==> amber: inputs <==
==> flow/design.v <==
`timescale 1ns / 1ps
module Module_of_number
#(   
    parameter W_IN = 26,
    parameter W_OUT = 27
) (
    input  wire [W_IN -1:0 ] Input_a,
    input  wire [W_IN -1:0 ] Input_b,
    output wire [W_OUT-1:0 ] Output
);
wire  sign_a ;
wire  sign_b ;    
reg   [W_IN-1:0] module_a; 
reg   [W_IN-1:0] module_b;
assign  sign_a = Input_a[W_IN-1];
assign  sign_b = Input_b[W_IN-1];
always @* begin : async_proc
    case (sign_a)
        1'b0 : module_a =  Input_a;
        1'b1 : module_a = -Input_a;
    endcase
    case (sign_b)
        1'b0 : module_b =  Input_b;
        1'b1 : module_b = -Input_b;
    endcase
end
assign Output  = module_a + module_b;
endmodule
`timescale 1ns / 1ps
module EMA_Module
#(   
    parameter BWIDTH = 13,
    parameter DWIDTH = 27,
    parameter OUTWIDTH = 48   
) (
    input  wire clk,
    input  wire rst,
    input  wire [BWIDTH-1:0     ] Filter_Coefficient,
    input  wire [DWIDTH-1:0     ] Port_Data,
    input  wire                   Valid,
    output wire                   Valid_out_ema,
    output wire [OUTWIDTH-1:0   ] Filter_Out
);
reg        [DWIDTH-1:0]   Data;
reg        [BWIDTH-1:0]   Coeff_2;
reg        [BWIDTH-1:0]   Coeff_1;
reg signed [DWIDTH-1:0]   Pread; 
reg signed [OUTWIDTH-1:0] accum;
reg signed [OUTWIDTH-1:0] c;
reg Valid_1,Valid_2,Valid_3;
wire signed [DWIDTH+6:0] accum_shift ;
wire signed [DWIDTH-1:0] accum_raunding ;
assign accum_shift    = accum[OUTWIDTH-1:14   ];  
assign accum_raunding = accum_shift[DWIDTH-1:0];  
always @(posedge clk) begin
  if (rst) begin
    Data    <= 0;
    Coeff_1 <= 0;
    Coeff_2 <= 0;
    Pread   <= 0;
    accum   <= 0;
    c       <= 0;
    Valid_1 <= 1'b0;
    Valid_2 <= 1'b0;
    Valid_3 <= 1'b0;
  end else begin
    Valid_1 <= Valid;
    if (Valid) begin
        Data    <= Port_Data;
    end
    Coeff_1 <= Filter_Coefficient;
    Valid_2 <= Valid_1;
    Pread   <= $signed({1'b0,Data})  - accum_raunding;  
    Coeff_2 <= Coeff_1;
    if (Valid_2) begin
        accum   <= $signed({{5{1'b0}},Coeff_2}) * Pread + c;
        Valid_3 <= Valid_2;
    end
    if (Valid_3) begin
        c     <= accum;
    end
  end
end
assign Filter_Out = accum;
assign Valid_out_ema  = Valid_2;
endmodule
`timescale 1ns / 1ps
module Error
#(   
    parameter BWIDTH = 13,
    parameter AWIDTH = 27,
    parameter DWIDTH = 8,
    parameter OUTWIDTH = 48   
) (
    input  wire clk,
    input  wire rst,
    input  wire [BWIDTH-1:0     ] Error_Coefficient,
    input  wire [AWIDTH-1:0     ] Port_Data_A,
    input  wire [DWIDTH-1:0     ] R_level,
    input  wire                   Valid,
    output wire                   Valid_out_error,
    output wire [OUTWIDTH-1:0   ] Error_Out
);
reg signed [AWIDTH-1:0]   Data;
reg        [BWIDTH-1:0]   Coeff_2;
reg        [BWIDTH-1:0]   Coeff_1;
reg signed [DWIDTH-1:0]   Pread;
reg        [DWIDTH-1:0]   R_trig; 
reg signed [OUTWIDTH-1:0] accum;
reg signed [OUTWIDTH-1:0] c;
reg Valid_1,Valid_2;
always @(posedge clk) begin
  if (rst) begin
	R_trig  <= 0;
	Valid_1 <= 1'b0;
	Coeff_1 <= 0;
	Data    <= 0;
	Pread   <= 0;
	Valid_2 <= 1'b0;
	Coeff_2 <= 0;
	accum   <= 0;
	c       <= 0;
  end else begin
	R_trig  <= R_level;
	Valid_1 <= Valid;
	Coeff_1 <= Error_Coefficient;
	Data    <= Port_Data_A;
    Pread   <= $signed({1'b0,R_trig})  - Data;
	Valid_2 <= Valid_1;
	Coeff_2 <= Coeff_1;
	if (Valid_2) begin
		accum <= $signed({{5{1'b0}},Coeff_2}) * Pread + c;
	end
	c <= accum;
  end
end
assign Valid_out_error = Valid_2;
assign Error_Out = accum;
endmodule
`timescale 1ns / 1ps
module Test1
    #(   
    parameter W_IN        = 16,
    parameter W_IN_MODULE = 26,
    parameter BWIDTH      = 18,
    parameter FILTERWIDTH = 13,
    parameter AWIDTH      = 30,
    parameter DWIDTH      = 27,
    parameter DFWIDTH     = 18,
    parameter RWIDTH      = 8,
    parameter RFWIDTH     = 6,
    parameter DSPWIDTH    = 48,
    parameter MULTWIDTH   = DWIDTH + W_IN ,
    parameter RZEROS      = DFWIDTH - RFWIDTH,
    parameter W_OUT       = 16
) (
    input  wire clk,
    input  wire rst,
    input  wire [W_IN -1:0  	] s_chans_dataI,
    input  wire [W_IN -1:0  	] s_chans_dataQ,
    input  wire              	  s_chans_valid,
    input  wire [FILTERWIDTH-1:0] Filter_Coefficient,
    input  wire [FILTERWIDTH-1:0] Error_Coefficient,
    input  wire [RWIDTH-1:0     ] R_level,
    output wire              	  Valid_Out,
    output wire [W_IN_MODULE-1:0] OutputI,
    output wire [W_IN_MODULE-1:0] OutputQ
);
wire        [W_IN_MODULE:0] Module_Out;  
wire signed [DSPWIDTH-1:0 ] EMA_Out ;    
wire signed [DWIDTH+6:0   ] EMA_Out_Shift;  
wire signed [DWIDTH-1:0   ] EMA_Out_Round;  
wire        [DWIDTH-1:0   ] R_with_zeros;
wire signed [DSPWIDTH-1:0 ] Error_Out ;
wire signed [DWIDTH+6:0   ] Error_Out_Shift;  
wire signed [DWIDTH-1:0   ] Error_Out_Round;  
wire valid_connection,valid_error,valid_out_error;
reg   [0:0]  Valid_1,Valid_2;
reg  signed [W_IN-1:0       ] received_Qsignal;
reg  signed [W_IN-1:0       ] received_Isignal;
reg  signed [MULTWIDTH-1:0  ] first_Qmult;
reg  signed [MULTWIDTH-1:0  ] first_Imult;
wire signed [W_IN_MODULE-1:0] first_Qmult_round ;
wire signed [W_IN_MODULE-1:0] first_Imult_round ;
wire signed [W_IN-1:0       ] Satureted_real;
wire signed [W_IN-1:0       ] Satureted_imag;
reg  signed [W_IN_MODULE-1:0] Q_out_reg;
reg  signed [W_IN_MODULE-1:0] I_out_reg;
    assign Valid_Out  = valid_out_error;
    assign OutputQ    = Q_out_reg;
    assign OutputI    = I_out_reg;
always @(posedge clk) begin
  if (rst) begin
    received_Isignal <= 0;
    received_Qsignal <= 0;
    first_Imult      <= 0;
    first_Qmult      <= 0;
    Valid_1          <= 1'b0;
    Valid_2          <= 1'b0;
    I_out_reg        <= 0;
    Q_out_reg        <= 0;
  end else begin
    if(s_chans_valid) begin
        received_Isignal <= s_chans_dataI;  
        received_Qsignal <= s_chans_dataQ;  
    end
    first_Imult <= received_Isignal * Error_Out_Round;  
    first_Qmult <= received_Qsignal * Error_Out_Round;  
    Valid_1     <= s_chans_valid;
    Valid_2     <= Valid_1;
    if (Valid_Out)begin
        I_out_reg     <= first_Imult_round;  
        Q_out_reg     <= first_Qmult_round;  
    end
  end
 end
assign EMA_Out_Shift = EMA_Out[DSPWIDTH-1:14];  
assign EMA_Out_Round = EMA_Out_Shift[DWIDTH-1:0];  
assign R_with_zeros = {R_level,{RZEROS{1'b0}}};
assign Error_Out_Shift = Error_Out[DSPWIDTH-1:10];  
assign Error_Out_Round = Error_Out_Shift[DWIDTH-1:0];  
assign first_Imult_round = first_Imult[MULTWIDTH-1:17];  
assign first_Qmult_round = first_Qmult[MULTWIDTH-1:17];  
    Module_of_number #(
        .W_IN(W_IN_MODULE),  
        .W_OUT(W_IN_MODULE+1)  
    ) inst_Module_of_number (
        .Input_a   (first_Imult_round),
        .Input_b   (first_Qmult_round),
        .Output    (Module_Out)
    );
    EMA_Module #(
        .BWIDTH(FILTERWIDTH),  
        .DWIDTH(DWIDTH),  
        .OUTWIDTH(DSPWIDTH) 
    ) inst_EMA_Module (
        .clk  (clk),
        .rst  (rst),
        .Filter_Coefficient (Filter_Coefficient),
        .Port_Data (Module_Out) ,
        .Valid (Valid_2),
        .Valid_out_ema (valid_error),
        .Filter_Out (EMA_Out)
    );
    Error #(
        .BWIDTH(FILTERWIDTH),
        .AWIDTH(DWIDTH),
        .DWIDTH(DWIDTH),
        .OUTWIDTH(DSPWIDTH)
    ) inst_Error (
        .clk               (clk),
        .rst               (rst),
        .Error_Coefficient (Error_Coefficient),
        .Port_Data_A       (EMA_Out_Round),
        .R_level           (R_with_zeros),
        .Valid             (valid_error),
        .Valid_out_error   (valid_out_error),
        .Error_Out         (Error_Out)
    );
endmodule
==> flow/run.sh <==
#!/bin/bash
# the make line also repeats each setting of config.mk as NAME=value (left out here)
make -C /OpenROAD-flow-scripts/flow DESIGN_CONFIG=/design/flow/config.mk WORK_HOME=/design/flow/orfs CLKGATE_MAP_FILE= finish
==> flow/config.mk <==
export PLATFORM = sky130hd
export DESIGN_NAME = Test1
export DESIGN_NICKNAME = Test1
export VERILOG_FILES = /design/flow/design.v
export SDC_FILE = /design/flow/constraint.sdc
export NUM_CORES = 4
export LEC_CHECK = 0
export CAP_MARGIN = 20
export CORE_MARGIN = 2
export CORE_UTILIZATION = 72
export PLACE_DENSITY = 0.64
export SETUP_SLACK_MARGIN = -0.14
export SLEW_MARGIN = 20
==> flow/constraint.sdc <==
create_clock -name core_clock -period 7.37 [get_ports {clk}]
set_input_delay 1.4740 -clock core_clock [delete_from_list [all_inputs] [get_ports {clk}]]
set_output_delay 1.4740 -clock core_clock [all_outputs]
set_load 0.01 [all_outputs]
==> inputs of zinc, as changes to amber <==
- ABC_AREA: not set -> 1
- CAP_MARGIN: 20 -> 40
- CELL_PAD_IN_SITES_GLOBAL_PLACEMENT: not set -> 2
- CORE_ASPECT_RATIO: not set -> 0.71
- CORE_MARGIN: 2 -> 3
- CORE_UTILIZATION: 72 -> 18
- CTS_CLUSTER_DIAMETER: not set -> 100
- CTS_CLUSTER_SIZE: not set -> 26
- GPL_ROUTABILITY_DRIVEN: not set -> 0
- MAX_ROUTING_LAYER: not set -> met5
- MIN_ROUTING_LAYER: not set -> met2
- PLACE_DENSITY: 0.64 -> not set
- PLACE_DENSITY_LB_ADDON: not set -> 0.06
- SETUP_SLACK_MARGIN: -0.14 -> 0.97
- TNS_END_PERCENT: not set -> 100
==> flow/constraint.sdc (replaced) <==
create_clock -name core_clock -period 8.94 [get_ports {clk}]
set_input_delay 1.7880 -clock core_clock [delete_from_list [all_inputs] [get_ports {clk}]]
set_output_delay 1.7880 -clock core_clock [all_outputs]
set_load 0.01 [all_outputs]
==> inputs of harbor, as changes to amber <==
- CAP_MARGIN: 20 -> 40
- CTS_CLUSTER_DIAMETER: not set -> 100
- CTS_CLUSTER_SIZE: not set -> 13
- GPL_ROUTABILITY_DRIVEN: not set -> 1
- MAX_ROUTING_LAYER: not set -> met5
- MIN_ROUTING_LAYER: not set -> met1
- PLACE_DENSITY: 0.64 -> not set
- PLACE_DENSITY_LB_ADDON: not set -> 0.04
- SETUP_SLACK_MARGIN: -0.14 -> 0.99
- TNS_END_PERCENT: not set -> 100
==> flow/constraint.sdc (replaced) <==
create_clock -name core_clock -period 7.54 [get_ports {clk}]
set_input_delay 1.5080 -clock core_clock [delete_from_list [all_inputs] [get_ports {clk}]]
set_output_delay 1.5080 -clock core_clock [all_outputs]
set_load 0.01 [all_outputs]
==> impl_metrics.tcl <==
# place-and-route summary
set metrics [dict create \
    dp.cells 10000 \
    avgSynthCellArea_um2 9.00 \
    startpoint "inst_EMA_Module.Coeff_2[2]$_SDFF_PP0_" \
    initialDrtViolationCount 4301 \
    worstRegToRegCells 35 \
    checkFailReasons "setup timing" \
    setup_viol 35 \
    fin_nets 10800 \
    critPathRequiredTime_ns 7.98 \
    status "finished with violations" \
    syn-num-nets 10300 \
    aoi_share_pct 6.24 \
    finalWorstSetupSlack_ns -0.819 \
]
Source of the figures above: amber

==> impl_metrics.tcl <==
# place-and-route summary
set metrics [dict create \
    status "finished with violations" \
    checkFailReasons "setup timing" \
    fin_cells 10100 \
    avgSynthCellArea_um2 9.00 \
    worstRegToRegCells 35 \
    aoi_share_pct 6.24 \
    buffers 802 \
    critPathRequiredTime_ns 8.09 \
    hold_viol_final 0 \
    worstHoldPathType "reg2reg" \
    finalWorstSetupSlack_ns -0.344 \
    setup_viol 26 \
    flops 467 \
    yosys.cell_types.count 85 \
    seqPwrFrac_pct 27.2 \
    syn-num-nets 10300 \
    dp.cells 9944 \
    drt_wl_total_um 199000 \
]
Source of the figures above: harbor

==> impl_metrics.tcl <==
# place-and-route summary
set metrics [dict create \
    status "timing/DRC/antenna clean" \
    initialDrtViolationCount 8342 \
    dp.cells 17000 \
    worstRegToRegCells 37 \
    taps 5956 \
    clkbuf_count 48 \
    syn-num-nets 13100 \
    setup_viol 0 \
    highest_layer "met5" \
    wl_met2_um 167000 \
    finalWorstSetupSlack_ns 1.20 \
    critPathRequiredTime_ns 9.68 \
    rows 207 \
    fin_nets 13200 \
    avgSynthCellArea_um2 7.39 \
    startpoint "inst_EMA_Module.Coeff_2[4]$_SDFF_PP0_" \
    ff2ff_setup_slack_ns 1.20 \
    grt_max_degree 81 \
    aoi_share_pct 8.41 \
    cts_buffers 48 \
]
Source of the figures above: zinc


* * *

==> try-xenon <==
RTL: the design.v shown in full above, as it stands there.
clock: 7.54 ns
lec_check: 0
cap_margin: 40
core_margin: 2
core_utilization: 72
cts_cluster_diameter: 100
cts_cluster_size: 22
gpl_routability_driven: 1
hold_slack_margin: -0.08
max_routing_layer: met5
min_routing_layer: met1
place_density_lb_addon: 0.06
slew_margin: 20
tns_end_percent: 100
run.sh (not shown) runs the stock make flow with config.mk's settings and CLKGATE_MAP_FILE=.
==> inputs of try-umber, as changes to try-xenon <==
==> flow/config.mk (replaced) <==
export PLATFORM = sky130hd
export DESIGN_NAME = Test1
export DESIGN_NICKNAME = Test1
export VERILOG_FILES = /design/flow/design.v
export SDC_FILE = /design/flow/constraint.sdc
export NUM_CORES = 4
export LEC_CHECK = 0
export CAP_MARGIN = 20
export CORE_MARGIN = 2
export CORE_UTILIZATION = 72
export PLACE_DENSITY = 0.65
export SETUP_SLACK_MARGIN = -0.2
export SLEW_MARGIN = 20
==> flow/constraint.sdc (replaced) <==
create_clock -name core_clock -period 7.07 [get_ports {clk}]
set_input_delay 1.4140 -clock core_clock [delete_from_list [all_inputs] [get_ports {clk}]]
set_output_delay 1.4140 -clock core_clock [all_outputs]
set_load 0.01 [all_outputs]
==> results <==
metric                                                                                         try-xenon                          try-umber
Outcome                                                                         finished with violations           finished with violations
Layout check failures                                                               negative setup slack               negative setup slack
Final instance area                                                                          0.08397 mm²                        0.08629 mm²
Number of nets in the final layout                                                                 10740                              10920
Power Dens Cells                                                                            120.7 mW/mm²                       139.0 mW/mm²
Clk network pwr share                                                                              21.6%                              27.0%
Period minus WS final                                                                           7.976 ns                           8.087 ns
Share of final layout cell area taken by clock buffers and inverters                              1.466%                             2.361%
Number of vias in the routed layout                                                                58020                              58360
Global routing usage summed across all routing layers                                             39.31%                             39.13%
Met1 layer wirelength in the final routing                                                      76760 µm                           76110 µm
Detailed-placement wirelength estimate                                                         161100 µm                          161600 µm
Final worst setup slack                                                                       -0.4358 ns                          -1.017 ns
Weighted congestion at the end of routability-driven global placement                             0.9709                             0.9499
Initial antenna violation count                                                                       10                                  4
Cell area after placement                                                                    0.08099 mm²                        0.08238 mm²
Net Sw Frac                                                                                       41.96%                             39.36%
Final clock skew                                                                              0.04407 ns                         0.04972 ns
Seq power                                                                                        2.84 mW                            2.99 mW
Multi-input logic area                                                                       0.05853 mm²                        0.05864 mm²
Count of clock-net buffers in the final layout                                                        42                                 68
Tightest Pin Transition                                                                         1.125 ns                           1.024 ns
Place WS                                                                                      -0.6318 ns                          -1.115 ns
Critical path capture point                                            inst_Error.accum[33]$_SDFFE_PP0P_  inst_Error.accum[35]$_SDFFE_PP0P_
Number of post-CTS setup repair buffers                                                               37                                 55
Reported leakage power                                                                          39.26 nW                           40.50 nW
Power figures rest on the tool's default switching activity, not on a simulated workload.
